==> inputs of garnet <==
// alu
module alu(
		input  FPUCLK,
		input  [31:0] A, B,
		input  [2:0]  CTRL,
		output reg [31:0] OUT
	);
clock: 5.5 ns
lec_check: 0
cap_margin: 20
cell_pad_in_sites_detail_placement: 2
core_margin: 2
core_utilization: 40
cts_cluster_size: 73
hold_slack_margin: -0.07
place_density_lb_addon: 0.13
setup_slack_margin: -0.47
slew_margin: 20
run.sh (not shown) runs the stock make flow with config.mk's settings and CLKGATE_MAP_FILE=.
==> zinc (differences from garnet) <==
Settings changed: CELL_PAD_IN_SITES_DETAIL_PLACEMENT 2 to default, CTS_CLUSTER_SIZE 73 to default, HOLD_SLACK_MARGIN -0.07 to default, PLACE_DENSITY_LB_ADDON 0.13 to default, SETUP_SLACK_MARGIN -0.47 to default.
==> flow/constraint.sdc (replaced) <==
create_clock -name core_clock -period 5.38 [get_ports {FPUCLK}]
set_input_delay 1.0760 -clock core_clock [delete_from_list [all_inputs] [get_ports {FPUCLK}]]
set_output_delay 1.0760 -clock core_clock [all_outputs]
set_load 0.01 [all_outputs]
==> cedar (differences from garnet) <==
Settings changed: CELL_PAD_IN_SITES_DETAIL_PLACEMENT 2 to default, CORE_UTILIZATION 40 to 71, CTS_CLUSTER_DIAMETER from default to 188, CTS_CLUSTER_SIZE 73 to 17, HOLD_SLACK_MARGIN -0.07 to default, PLACE_DENSITY_LB_ADDON 0.13 to default, SETUP_SLACK_MARGIN -0.47 to 1.34.
==> flow/constraint.sdc (replaced) <==
create_clock -name core_clock -period 5.15 [get_ports {FPUCLK}]
set_input_delay 1.0300 -clock core_clock [delete_from_list [all_inputs] [get_ports {FPUCLK}]]
set_output_delay 1.0300 -clock core_clock [all_outputs]
set_load 0.01 [all_outputs]
==> comparison <==
Between garnet and zinc, the lower count of clock-buffer cells in the layout is in zinc (gap 3).
Of garnet and zinc, garnet has the higher clock power (gap about 5%, measured against zinc).
cedar did not get past 5_1_grt with GRT-0232. garnet reached the layout checks and failed them: setup timing. zinc produced a clean layout.
Area after synthesis is the same in cedar and garnet.
Synthesized cell count is the same in garnet and cedar.
Between zinc and garnet, the lower fmax is in garnet (gap 9.9%, measured against garnet).
Flip-flop count is the same in garnet and zinc.
Wire length: zinc is lower than garnet (about 30%).
Between garnet and zinc, the lower clock skew is in zinc (gap 0.0084 ns).

---

==> trial 45 <==
alu again, from the RTL that the note above started with.
## alu
module alu(
		input  FPUCLK,
		input  [31:0] A, B,
		input  [2:0]  CTRL,
		output reg [31:0] OUT
	);
Settings: LEC_CHECK=0, CAP_MARGIN=20, CORE_MARGIN=2, CORE_UTILIZATION=62, SLEW_MARGIN=20; clock period 1.26 ns.
==> build 87 (differences from trial 45) <==
- CELL_PAD_IN_SITES_DETAIL_PLACEMENT: unset -> 0
- CORE_ASPECT_RATIO: unset -> 1.12
- CORE_UTILIZATION: 62 -> 16
- MIN_ROUTING_LAYER: unset -> met2
- PLACE_DENSITY_LB_ADDON: unset -> 0.19
- SETUP_SLACK_MARGIN: unset -> 0.57
==> flow/constraint.sdc (replaced) <==
create_clock -name core_clock -period 5.5 [get_ports {FPUCLK}]
set_input_delay 1.1000 -clock core_clock [delete_from_list [all_inputs] [get_ports {FPUCLK}]]
set_output_delay 1.1000 -clock core_clock [all_outputs]
set_load 0.01 [all_outputs]
==> build 53 (differences from trial 45) <==
- CORE_UTILIZATION: 62 -> 66
- CTS_CLUSTER_DIAMETER: unset -> 270
- GPL_ROUTABILITY_DRIVEN: unset -> 1
- HOLD_SLACK_MARGIN: unset -> 0.22
- PLACE_DENSITY: unset -> 0.51
- SETUP_SLACK_MARGIN: unset -> 1.06
- TNS_END_PERCENT: unset -> 100
==> flow/constraint.sdc (replaced) <==
create_clock -name core_clock -period 4.32 [get_ports {FPUCLK}]
set_input_delay 0.8640 -clock core_clock [delete_from_list [all_inputs] [get_ports {FPUCLK}]]
set_output_delay 0.8640 -clock core_clock [all_outputs]
set_load 0.01 [all_outputs]
==> comparison table <==
| metric | build 53 | trial 45 | build 87 |
|---|---|---|---|
| Run status | complete, but fails checks | aborted with a tool error | timing/DRC/antenna clean |
| Stage where the flow stopped | - | global routing (5_1_grt) | - |
| Layout check failures | setup timing | - | - |
| Largest clock skew in the final design | 48.9 ps | - | 16.1 ps |
| IR drop worst, VDD | 0.445 mV | - | 0.280 mV |
| Sequential power share | 23.7% | - | 28.4% |
| Worst hold path class | reg -> reg | - | reg -> reg |
| Slack of the worst reg-to-reg path | -1370 ps | - | 590 ps |
| TritonCTS clock tree | done | - | done |
| Combinational-cell power consumption | 7.69 mW | - | 4.22 mW |
| Inverter count | 33 | - | 33 |
| Final Hold Slack | 419 ps | - | 415 ps |
| Count of clock buffers in the final design | 23 | - | 30 |
| Post-detail-place hpwl | 29,400 µm | 33,500 µm | 33,400 µm |
| Number of placement rows | 54 | 55 | 116 |

---

==> wip/onyx: inputs <==
alu again, from the RTL that the note above started with.
Settings: LEC_CHECK=0, CAP_MARGIN=20, CELL_PAD_IN_SITES_DETAIL_PLACEMENT=0, CELL_PAD_IN_SITES_GLOBAL_PLACEMENT=0, CORE_MARGIN=2, CORE_UTILIZATION=72, CTS_CLUSTER_DIAMETER=386, CTS_CLUSTER_SIZE=17, GPL_ROUTABILITY_DRIVEN=1, GPL_TIMING_DRIVEN=1, MIN_ROUTING_LAYER=met1, PLACE_DENSITY=0.78, SLEW_MARGIN=10; clock period 5.14 ns.
==> inputs of wip/yarrow, as changes to wip/onyx <==
Settings changed: CELL_PAD_IN_SITES_DETAIL_PLACEMENT 0 to unset, CELL_PAD_IN_SITES_GLOBAL_PLACEMENT 0 to unset, CORE_UTILIZATION 72 to 40, CTS_CLUSTER_DIAMETER 386 to unset, CTS_CLUSTER_SIZE 17 to unset, GPL_ROUTABILITY_DRIVEN 1 to unset, GPL_TIMING_DRIVEN 1 to unset, MIN_ROUTING_LAYER met1 to unset, PLACE_DENSITY 0.78 to unset, SLEW_MARGIN 10 to 20.
==> flow/constraint.sdc (replaced) <==
create_clock -name core_clock -period 5.5 [get_ports {FPUCLK}]
set_input_delay 1.1000 -clock core_clock [delete_from_list [all_inputs] [get_ports {FPUCLK}]]
set_output_delay 1.1000 -clock core_clock [all_outputs]
set_load 0.01 [all_outputs]
==> inputs of wip/harbor, as changes to wip/onyx <==
Settings changed: ABC_AREA set to 1, CELL_PAD_IN_SITES_DETAIL_PLACEMENT 0 to unset, CELL_PAD_IN_SITES_GLOBAL_PLACEMENT 0 to unset, CORE_UTILIZATION 72 to 62, CTS_CLUSTER_DIAMETER 386 to 67, CTS_CLUSTER_SIZE 17 to 10, GPL_ROUTABILITY_DRIVEN 1 to unset, GPL_TIMING_DRIVEN 1 to unset, MIN_ROUTING_LAYER met1 to unset, PLACE_DENSITY 0.78 to unset, SETUP_SLACK_MARGIN set to 0.38, SLEW_MARGIN 10 to 20, TNS_END_PERCENT set to 5.
==> flow/constraint.sdc (replaced) <==
create_clock -name core_clock -period 1.26 [get_ports {FPUCLK}]
set_input_delay 0.2520 -clock core_clock [delete_from_list [all_inputs] [get_ports {FPUCLK}]]
set_output_delay 0.2520 -clock core_clock [all_outputs]
set_load 0.01 [all_outputs]
==> inputs of wip/fjord, as changes to wip/onyx <==
Settings changed: CELL_PAD_IN_SITES_DETAIL_PLACEMENT 0 to 1, CELL_PAD_IN_SITES_GLOBAL_PLACEMENT 0 to 1, CORE_UTILIZATION 72 to 69, CTS_CLUSTER_DIAMETER 386 to 58, CTS_CLUSTER_SIZE 17 to 41, GPL_ROUTABILITY_DRIVEN 1 to unset, HOLD_SLACK_MARGIN set to -0.07, MAX_ROUTING_LAYER set to met5, MIN_ROUTING_LAYER met1 to unset, PLACE_DENSITY 0.78 to unset, PLACE_DENSITY_LB_ADDON set to 0.13, SETUP_SLACK_MARGIN set to 0.02, SLEW_MARGIN 10 to 20.
==> flow/constraint.sdc (replaced) <==
create_clock -name core_clock -period 6.92 [get_ports {FPUCLK}]
set_input_delay 1.3840 -clock core_clock [delete_from_list [all_inputs] [get_ports {FPUCLK}]]
set_output_delay 1.3840 -clock core_clock [all_outputs]
set_load 0.01 [all_outputs]
==> qor summary <==
metric                                                                             wip/yarrow                    wip/onyx                  wip/harbor               wip/fjord
Status                                                               timing/DRC/antenna clean    finished with violations      stopped before the end  stopped before the end
Last stage reached                                                                          -                           -                     5_1_grt    3_1_place_gp_skip_io
Reasons for failing layout checks                                                           -        negative setup slack                           -                       -
Final period demand of the worst path                                                5.322 ns                    5.286 ns                           -                       -
Number of H-tree levels                                                                     1                           1                           1                       -
CP endpoint                                                                          RESM[23]                    RESM[23]                           -                       -
Placed cells                                                                             1973                        1795                        2549                       -
Via Count                                                                               11789                       13945                           -                       -
DP HPWL                                                                              25.48 mm                    28.91 mm                    36.74 mm                       -
Buffer cell driving the clock tree root                            sky130_fd_sc_hd__clkbuf_16  sky130_fd_sc_hd__clkbuf_16  sky130_fd_sc_hd__clkbuf_16                       -
Quantity of I/O buffers inserted on ports                                                  99                          99                          99                       -
Total count of max-transition violations in the final report                                0                           0                           -                       -
Startpoint of the tightest hold check path                                           CTRL1[0]                EXPCARRY0[0]                           -                       -
Relative contribution of combinational cells to total power                             47.3%                       54.2%                           -                       -
Switching power share of the total                                                     39.04%                      42.80%                           -                       -
Non-clk bufs                                                                              186                         213                           -                       -
Fraction of the core area covered by cells at the end of the flow                      48.20%                      87.20%                           -                       -
Timing startpoint of the critical path                                                 BSIGN1                    CTRL2[0]                           -                       -
Final non-filler cell area                                                       0.01710 mm^2                0.01703 mm^2                           -                       -
Clk_skew                                                                           0.02280 ns                  0.04680 ns                           -                       -
Highest clock rate                                                                 0.1879 GHz                  0.1892 GHz                           -                       -
Sequential cell area in the final layout                                        0.006246 mm^2               0.006246 mm^2                           -                       -
Static Leakage                                                                       6.212 nW                    6.221 nW                           -                       -
Power and IR drop assume default switching activity.
